Design ixu_mc_pipe, start of the top module:
module ixu_mc_pipe (
    input  wire         core_clock_i,
    input  wire         core_flush_i,
    input  wire  [17:0] data_i,
    input  wire         valid_i,
    output logic        busy_o,
    output wire  [ 5:0] rs1_o,
    output wire  [ 5:0] rs2_o,
    input  wire  [31:0] rs1_data_i,
    input  wire  [31:0] rs2_data_i,
    output wire  [ 4:0] rob_o,
    input  wire  [ 6:0] opcode_i,
    input  wire  [ 6:0] ins_type,
    input  wire         imm_i,
    input  wire  [31:0] immediate_i,
    input  wire  [ 5:0] dest_i,
    output logic [ 5:0] wakeup_dest,
    output logic        wakeup_valid,
    output logic [ 5:0] l_wakeup_dest,
    output logic        l_wakeup_valid,
    output logic [ 5:0] ixu_mc_ex_dest,
    output logic [31:0] ixu_mc_ex_data,
    output logic        ixu_mc_ex_valid,
    output logic [ 5:0] ixu_mc_wb_dest,
    output logic [31:0] ixu_mc_wb_data,
    output logic        ixu_mc_wb_valid,
    output wire  [ 4:0] pmu_ins_id_o,
    output wire         pmu_ins_valid_o
);
For scale: about 7100 cells after synthesis, about 310 flip-flops, about 250 I/O pins, about 61000 um^2 of cells after synthesis.
==> flow/config.mk <==
export PLATFORM = sky130hd
export DESIGN_NAME = ixu_mc_pipe
export DESIGN_NICKNAME = ixu_mc_pipe
export VERILOG_FILES = /design/flow/design.v
export SDC_FILE = /design/flow/constraint.sdc
export NUM_CORES = 4
export LEC_CHECK = 0
export CAP_MARGIN = 0
export CORE_MARGIN = 2
export CORE_UTILIZATION = 70
export CTS_CLUSTER_DIAMETER = 222
export CTS_CLUSTER_SIZE = 37
export SETUP_SLACK_MARGIN = 0.4
export SLEW_MARGIN = 20
==> flow/constraint.sdc <==
create_clock -name core_clock -period 7.96 [get_ports {core_clock_i}]
set_input_delay 1.5920 -clock core_clock [delete_from_list [all_inputs] [get_ports {core_clock_i}]]
set_output_delay 1.5920 -clock core_clock [all_outputs]
set_load 0.01 [all_outputs]
run.sh (not shown) runs the stock make flow with config.mk's settings and CLKGATE_MAP_FILE=.
The starting point aborted during 5_1_grt.
Change:
- CAP_MARGIN: 0 -> 20
- CORE_UTILIZATION: 70 -> 28
- CTS_CLUSTER_DIAMETER: 222 -> not set
- CTS_CLUSTER_SIZE: 37 -> not set
- clock period: 7.96 -> 8.63 ns (I/O delays scaled with it)
The new run produced a clean layout.
Die area went up by 150%.
Synthesized cell count does not change.
Area after synthesis stays the same.
Change:
- ABC_AREA: not set -> 1
- CORE_UTILIZATION: 28 -> 72
- CTS_CLUSTER_DIAMETER: not set -> 295
- CTS_CLUSTER_SIZE: not set -> 97
- clock period: 8.63 -> 5.5 ns (I/O delays scaled with it)
Result: The changed run failed in 5_1_grt with GRT-0232. Synthesized cell count grows by about a fifth. Die area shrinks by well over a third. Area after synthesis grows by a few percent.
Change:
- ABC_AREA: 1 -> not set
- CORE_UTILIZATION: 72 -> 66
- CTS_CLUSTER_DIAMETER: 295 -> not set
- CTS_CLUSTER_SIZE: 97 -> not set
- MAX_ROUTING_LAYER: not set -> met4
- SETUP_SLACK_MARGIN: 0.4 -> 1.1
- clock period: 5.5 -> 9.0 ns (I/O delays scaled with it)
The changed run passed the timing, DRC and antenna checks; die area grows by 3.8%; synthesized cell count decreases by 17%; area after synthesis falls by 4.8%.
Change:
- ABC_AREA: not set -> 1
- CAP_MARGIN: 20 -> 30
- CELL_PAD_IN_SITES_GLOBAL_PLACEMENT: not set -> 2
- CORE_UTILIZATION: 66 -> 18
- GPL_TIMING_DRIVEN: not set -> 0
- MIN_ROUTING_LAYER: not set -> met2
- SETUP_SLACK_MARGIN: 1.1 -> 0.4
=> The changed run finished clean. Sequential share of layout area fell by 1.6 points. Global-route usage fell by 9.8 points. Utilization fell by 53 points. Via count rose by 55%. Cell count rose by 63%.

---

Starting RTL as in the previous note.
clock: 9.35 ns
lec_check: 0
abc_area: 0
cap_margin: 30
cell_pad_in_sites_detail_placement: 2
cell_pad_in_sites_global_placement: 2
core_aspect_ratio: 0.96
core_margin: 7
core_utilization: 56
cts_cluster_diameter: 343
cts_cluster_size: 98
gpl_routability_driven: 0
gpl_timing_driven: 0
hold_slack_margin: 0.29
min_routing_layer: met2
place_density_lb_addon: 0.24
setup_slack_margin: 1.29
slew_margin: 25
tns_end_percent: 90
The baseline stopped in global placement (3_3_place_gp).
Next try:
CORE_ASPECT_RATIO = default   (was 0.96)
CORE_MARGIN = 4   (was 7)
CORE_UTILIZATION = 18   (was 56)
CTS_CLUSTER_DIAMETER = default   (was 343)
CTS_CLUSTER_SIZE = default   (was 98)
GPL_ROUTABILITY_DRIVEN = default   (was 0)
HOLD_SLACK_MARGIN = default   (was 0.29)
MAX_ROUTING_LAYER = met5   (was default)
MIN_ROUTING_LAYER = met1   (was met2)
PLACE_DENSITY_LB_ADDON = default   (was 0.24)
SETUP_SLACK_MARGIN = default   (was 1.29)
SLEW_MARGIN = 20   (was 25)
TNS_END_PERCENT = 60   (was 90)
clock period = 9.0 ns   (was 9.35 ns; I/O delays follow)
=>
- With this change the flow completed, yet does not pass: setup timing
- die area came out higher to 2.9 times its value
- synthesized cell count is unchanged
- area after synthesis does not change
Next try:
ABC_AREA = default   (was 0)
CAP_MARGIN = 20   (was 30)
CELL_PAD_IN_SITES_DETAIL_PLACEMENT = default   (was 2)
CELL_PAD_IN_SITES_GLOBAL_PLACEMENT = default   (was 2)
CORE_MARGIN = 2   (was 4)
CORE_UTILIZATION = 40   (was 18)
GPL_TIMING_DRIVEN = default   (was 0)
MAX_ROUTING_LAYER = default   (was met5)
MIN_ROUTING_LAYER = default   (was met1)
SETUP_SLACK_MARGIN = 0.4   (was default)
TNS_END_PERCENT = default   (was 60)
clock period = 8.63 ns   (was 9.0 ns; I/O delays follow)
=>
- The new run produced a clean layout
- cell count went down by about 21%
- via count went down by about 5%
- utilization went up by 25 points
- final area went down by about 4.3%
- wire length went down by about 35%
- non-clock buffer count went down by 84
- worst setup slack is better by 750 ps
- first-iteration DRC count went up by about 33%
Next try:
CORE_UTILIZATION = 64   (was 40)
SETUP_SLACK_MARGIN = 1.4   (was 0.4)
clock period = 7.18 ns   (was 8.63 ns; I/O delays follow)
Outcome:
- The changed run finished with setup timing left
- worst setup slack gets worse by 1600 ps
- wire length went up by 14%
- register-to-register slack gets worse by 1600 ps
- final area went up by about 7%
- first-iteration DRC count went up by 73%
- area after synthesis does not change

---

Starting RTL as in the previous note.
export LEC_CHECK = 0
export CAP_MARGIN = 20
export CELL_PAD_IN_SITES_DETAIL_PLACEMENT = 1
export CORE_MARGIN = 6
export CORE_UTILIZATION = 58
export CTS_CLUSTER_DIAMETER = 95
export CTS_CLUSTER_SIZE = 60
export GPL_TIMING_DRIVEN = 0
export HOLD_SLACK_MARGIN = 0.19
export SLEW_MARGIN = 20
create_clock -name core_clock -period 5.35 [get_ports {core_clock_i}]
The baseline ended with an error in global routing (5_1_grt) (GRT-0116).
Then changed:
Settings changed: ABC_AREA from default to 1, CELL_PAD_IN_SITES_DETAIL_PLACEMENT 1 to default, CORE_MARGIN 6 to 2, CORE_UTILIZATION 58 to 72, CTS_CLUSTER_DIAMETER 95 to default, CTS_CLUSTER_SIZE 60 to default, GPL_TIMING_DRIVEN 0 to default, HOLD_SLACK_MARGIN 0.19 to default, SETUP_SLACK_MARGIN from default to 0.4.
Clock period 5.35 ns to 5.73 ns, I/O delays scaled along.
Effect: The new run ended with an error in global routing (5_1_grt) with GRT-0116. Synthesized area grows by 5.0%. Die area shrinks by 19%. Synthesized cell count grows by 21%.
Then changed:
Settings changed: ABC_AREA 1 to default, CORE_UTILIZATION 72 to 70, CTS_CLUSTER_SIZE from default to 37.
Clock period 5.73 ns to 7.38 ns, I/O delays scaled along.
=> The new run died in global routing (5_1_grt) with GRT-0116; die area goes down by 2.0%; area after synthesis goes down by 4.8%; synthesized cell count goes down by 17%.
Then changed:
Settings changed: CORE_UTILIZATION 70 to 40, CTS_CLUSTER_SIZE 37 to default.
Clock period 7.38 ns to 12.3 ns, I/O delays scaled along.
Result: The new run produced a clean layout; area after synthesis stays the same; die area rose by well over a third; synthesized cell count does not change.

---

ixu_mc_pipe again, from the RTL that the note above started with.
Settings: LEC_CHECK=0, CAP_MARGIN=20, CELL_PAD_IN_SITES_DETAIL_PLACEMENT=2, CORE_MARGIN=6, CORE_UTILIZATION=50, CTS_CLUSTER_DIAMETER=122, CTS_CLUSTER_SIZE=60, GPL_ROUTABILITY_DRIVEN=0, GPL_TIMING_DRIVEN=0, PLACE_DENSITY=0.84, SLEW_MARGIN=20, TNS_END_PERCENT=25; clock period 5.35 ns.
The starting point stopped in 3_5_place_dp.
Next try:
Settings changed: CELL_PAD_IN_SITES_DETAIL_PLACEMENT 2 to 1, CORE_UTILIZATION 50 to 58, GPL_ROUTABILITY_DRIVEN 0 to not set, HOLD_SLACK_MARGIN set to 0.27, TNS_END_PERCENT 25 to not set.
Result: Now the flow ended with an error in 5_1_grt with GRT-0116; die area went down by 13%; synthesized area stays the same; synthesized cell count does not change.
Next try:
Settings changed: CELL_PAD_IN_SITES_DETAIL_PLACEMENT 1 to not set, CORE_MARGIN 6 to 2, CORE_UTILIZATION 58 to 40, CTS_CLUSTER_DIAMETER 122 to not set, CTS_CLUSTER_SIZE 60 to not set, GPL_TIMING_DRIVEN 0 to not set, HOLD_SLACK_MARGIN 0.27 to not set, PLACE_DENSITY 0.84 to not set, SETUP_SLACK_MARGIN set to 0.4.
Clock period 5.35 ns to 9.0 ns, I/O delays scaled along.
Result:
- The new run passed the timing, DRC and antenna checks
- die size is higher by 38%
- area after synthesis is unchanged
- synthesized cell count is unchanged

---

job 6362:
ixu_mc_pipe again, from the RTL that the note above started with.
clock: 6.94 ns
lec_check: 0
abc_area: 0
cap_margin: 20
cell_pad_in_sites_detail_placement: 0
core_aspect_ratio: 0.71
core_margin: 2
core_utilization: 66
cts_cluster_size: 85
setup_slack_margin: -0.44
slew_margin: 20
No final results exist for job 6362, since it was stopped by error GRT-0232 during 5_1_grt.
Input changes introduced in job 1128 (baseline for comparison: job 6362):
# job 6362
export LEC_CHECK = 0
export ABC_AREA = 0
export CAP_MARGIN = 20
export CELL_PAD_IN_SITES_DETAIL_PLACEMENT = 0
export CORE_ASPECT_RATIO = 0.71
export CORE_MARGIN = 2
export CORE_UTILIZATION = 66
export CTS_CLUSTER_SIZE = 85
export SETUP_SLACK_MARGIN = -0.44
export SLEW_MARGIN = 20
create_clock -name core_clock -period 6.94 [get_ports {core_clock_i}]
# job 1128
export LEC_CHECK = 0
export ABC_AREA = 0
export CAP_MARGIN = 20
export CELL_PAD_IN_SITES_DETAIL_PLACEMENT = 0
export CORE_MARGIN = 2
export CORE_UTILIZATION = 66
export CTS_CLUSTER_SIZE = 55
export HOLD_SLACK_MARGIN = 0.29
export SETUP_SLACK_MARGIN = 1.12
export SLEW_MARGIN = 20
create_clock -name core_clock -period 8.36 [get_ports {core_clock_i}]
Findings:
Job 1128: flow complete, layout not clean; failing: negative setup slack
Looking only at floorplan-stage core utilization, and setting everything else aside, the lower value of job 6362 and job 1128 goes to job 6362.
Job 1128 against job 6362: die size closely matched the old numbers; worst-case clock buffer depth closely matched the old numbers; TritonCTS sink count closely matched the old numbers; placeable core region decreased by 0.54% relative to the old numbers; total number of placement rows increased by 17 relative to the old numbers.
Job 1128: total CTS buffers is 2.7% higher than what job 6362 reported.
On worst slack at placement, job 1128 does better than job 6362.
[inputs] job 8476 vs job 1128
# job 1128
export LEC_CHECK = 0
export ABC_AREA = 0
export CAP_MARGIN = 20
export CELL_PAD_IN_SITES_DETAIL_PLACEMENT = 0
export CORE_MARGIN = 2
export CORE_UTILIZATION = 66
export CTS_CLUSTER_SIZE = 55
export HOLD_SLACK_MARGIN = 0.29
export SETUP_SLACK_MARGIN = 1.12
export SLEW_MARGIN = 20
create_clock -name core_clock -period 8.36 [get_ports {core_clock_i}]
# job 8476
export LEC_CHECK = 0
export ABC_AREA = 0
export CAP_MARGIN = 20
export CELL_PAD_IN_SITES_DETAIL_PLACEMENT = 0
export CORE_MARGIN = 2
export CORE_UTILIZATION = 70
export CTS_CLUSTER_SIZE = 14
export PLACE_DENSITY_LB_ADDON = 0.24
export SETUP_SLACK_MARGIN = 1.29
export SLEW_MARGIN = 20
create_clock -name core_clock -period 3.74 [get_ports {core_clock_i}]
[summary]
- What ended job 8476 was a tool error in 5_1_grt; the run never finished.
- Diff job 1128 -> job 8476: cell area after placement now larger; register bit count reported by yosys comparable; total clock buffers created by CTS moved up.
- Looking at chip area, job 8476 sits below job 1128.
- Synthesized chip area reported by yosys: job 8476 vs job 1128 identical
- Job 8476 reports a lower post-placement worst setup slack than job 1128 does.
- Job 8476 vs. job 1128: HPWL after detailed placement increased 23%; number of buffers inserted by post-CTS setup repair increased 33; die height decreased 2.9%.
- Relative to job 1128, number of instances in the placed design has gone up in job 8476.
Relative to job 8476, the following input files were edited for job 9339:
# job 8476
export LEC_CHECK = 0
export ABC_AREA = 0
export CAP_MARGIN = 20
export CELL_PAD_IN_SITES_DETAIL_PLACEMENT = 0
export CORE_MARGIN = 2
export CORE_UTILIZATION = 70
export CTS_CLUSTER_SIZE = 14
export PLACE_DENSITY_LB_ADDON = 0.24
export SETUP_SLACK_MARGIN = 1.29
export SLEW_MARGIN = 20
create_clock -name core_clock -period 3.74 [get_ports {core_clock_i}]
# job 9339
export LEC_CHECK = 0
export ABC_AREA = 0
export CAP_MARGIN = 20
export CELL_PAD_IN_SITES_DETAIL_PLACEMENT = 2
export CORE_MARGIN = 2
export CORE_UTILIZATION = 16
export CTS_CLUSTER_SIZE = 98
export PLACE_DENSITY_LB_ADDON = 0.24
export SETUP_SLACK_MARGIN = 1.29
export SLEW_MARGIN = 20
create_clock -name core_clock -period 4.94 [get_ports {core_clock_i}]
--- outcome ---
As the logs show, job 8476 stopped at 5_1_grt after a tool error, so it never reached the end of the flow. Job 9339 ran in full, but the layout does not pass; the checks complain about negative setup slack. What job 9339 reported for die area has to be multiplied by 0.23 to get the figure for job 8476. Job 8476 → job 9339: pre-placement core utilization now sits lower; share of synthesized registers carrying an async set or reset now sits at about the same level; placer's final routability congestion estimate now sits lower. As far as post-synthesis instance area goes, job 9339 and job 8476 are indistinguishable; the numbers are identical. Higher worst slack at placement was reported by job 9339, not job 8476.
